// archon_top
module archon_top (
    input wire clk,
    input wire reset,  
    input wire [15:0] external_entropy_in,  
    input wire [7:0] analog_entropy_raw,    
    input wire [1:0] ml_predicted_action,  
    input wire ml_risk_flag_top,           
    input wire manual_lock_top,            
    input wire analog_lock_override,
    input wire analog_flush_override,
    input wire quantum_override_signal,  
    input wire [1:0] mission_profile,          
    input wire override_authentication_valid,  
    input wire [7:0] entropy_threshold_fsm,    
    output wire [3:0] cpu_debug_pc,
    output wire [15:0] cpu_debug_instr,
    output wire cpu_debug_stall,
    output wire cpu_debug_flush,
    output wire cpu_debug_lock,
    output wire [7:0] cpu_debug_fsm_entropy_log,
    output wire [2:0] cpu_debug_fsm_instr_type_log,
    output wire cpu_debug_hazard_flag,
    output wire [1:0] cpu_debug_fsm_state,
    output wire cpu_debug_shock_detected,
    output wire [1:0] cpu_debug_classified_entropy,
    output wire system_enable_fire_pulse  
);
For scale: ~2800 cells after synthesis.
clock: 10.2 ns
lec_check: 0
abc_area: 0
cap_margin: 15
cell_pad_in_sites_detail_placement: 2
cell_pad_in_sites_global_placement: 3
core_aspect_ratio: 0.56
core_margin: 4
core_utilization: 69
cts_cluster_size: 75
gpl_routability_driven: 0
max_routing_layer: met5
place_density_lb_addon: 0.22
setup_slack_margin: 1.76
slew_margin: 0
tns_end_percent: 95
run.sh (not shown) runs the stock make flow with config.mk's settings and CLKGATE_MAP_FILE=.
The baseline died in 3_1_place_gp_skip_io (FLW-0024).
Then changed:
ABC_AREA = default   (was 0)
CAP_MARGIN = 20   (was 15)
CELL_PAD_IN_SITES_DETAIL_PLACEMENT = default   (was 2)
CELL_PAD_IN_SITES_GLOBAL_PLACEMENT = default   (was 3)
CORE_ASPECT_RATIO = default   (was 0.56)
CORE_MARGIN = 2   (was 4)
CORE_UTILIZATION = 66   (was 69)
CTS_CLUSTER_SIZE = default   (was 75)
GPL_ROUTABILITY_DRIVEN = default   (was 0)
MAX_ROUTING_LAYER = default   (was met5)
PLACE_DENSITY_LB_ADDON = default   (was 0.22)
SETUP_SLACK_MARGIN = default   (was 1.76)
SLEW_MARGIN = 20   (was 0)
TNS_END_PERCENT = default   (was 95)
clock period = 13.0 ns   (was 10.2 ns; I/O delays follow)
Result: Now the flow produced a clean layout. Area after synthesis is unchanged. Synthesized cell count does not change. Die size stays flat.

exp/cedar:
archon_top again, from the RTL that the note above started with.
export LEC_CHECK = 0
export CAP_MARGIN = 20
export CORE_MARGIN = 2
export CORE_UTILIZATION = 72
export CTS_CLUSTER_SIZE = 13
export SETUP_SLACK_MARGIN = 0.94
export SLEW_MARGIN = 20
create_clock -name core_clock -period 6.22 [get_ports {clk}]
In exp/cedar the implementation ran to completion but is not tape-out ready, as the final checks report setup timing.
The inputs of exp/willow differ from those of exp/cedar as listed below.
# exp/cedar
export LEC_CHECK = 0
export CAP_MARGIN = 20
export CORE_MARGIN = 2
export CORE_UTILIZATION = 72
export CTS_CLUSTER_SIZE = 13
export SETUP_SLACK_MARGIN = 0.94
export SLEW_MARGIN = 20
create_clock -name core_clock -period 6.22 [get_ports {clk}]
# exp/willow
export LEC_CHECK = 0
export CAP_MARGIN = 20
export CORE_MARGIN = 2
export CORE_UTILIZATION = 40
export SLEW_MARGIN = 20
create_clock -name core_clock -period 20.0 [get_ports {clk}]
[summary]
Apart from exp/cedar, each of exp/cedar and exp/willow ends the flow with a layout that passes the timing, design-rule and antenna checks.
Ran to the end and failed final checks on setup timing: exp/cedar.
When the final numbers for exp/cedar and exp/willow were put side by side, the critical path arrival turned out to be greater in exp/willow.
Taking exp/cedar as the reference point, the met2 layer wire length in the routed design of exp/willow falls by 6100 microns.
Summary: with exp/cedar as the reference, non-clock buffer count in exp/willow moved down by more than half.
When the final numbers for exp/cedar and exp/willow were put side by side, the iteration count of the initial detailed-routing pass turned out to be greater in exp/cedar.
Against exp/cedar, total wirelength of the detailed-routed design in exp/willow fell by more than 10%.
Fraction of standard cell area that is sequential: exp/cedar and exp/willow compared, higher one is exp/willow
Diff exp/cedar -> exp/willow | combinational power | down by more than half
Compared with exp/cedar, in exp/willow first-pass GRT wire length lost 7.3%, post-route worst setup slack +5.37 ns.
Power figures rest on the tool's default switching activity, not on a simulated workload.
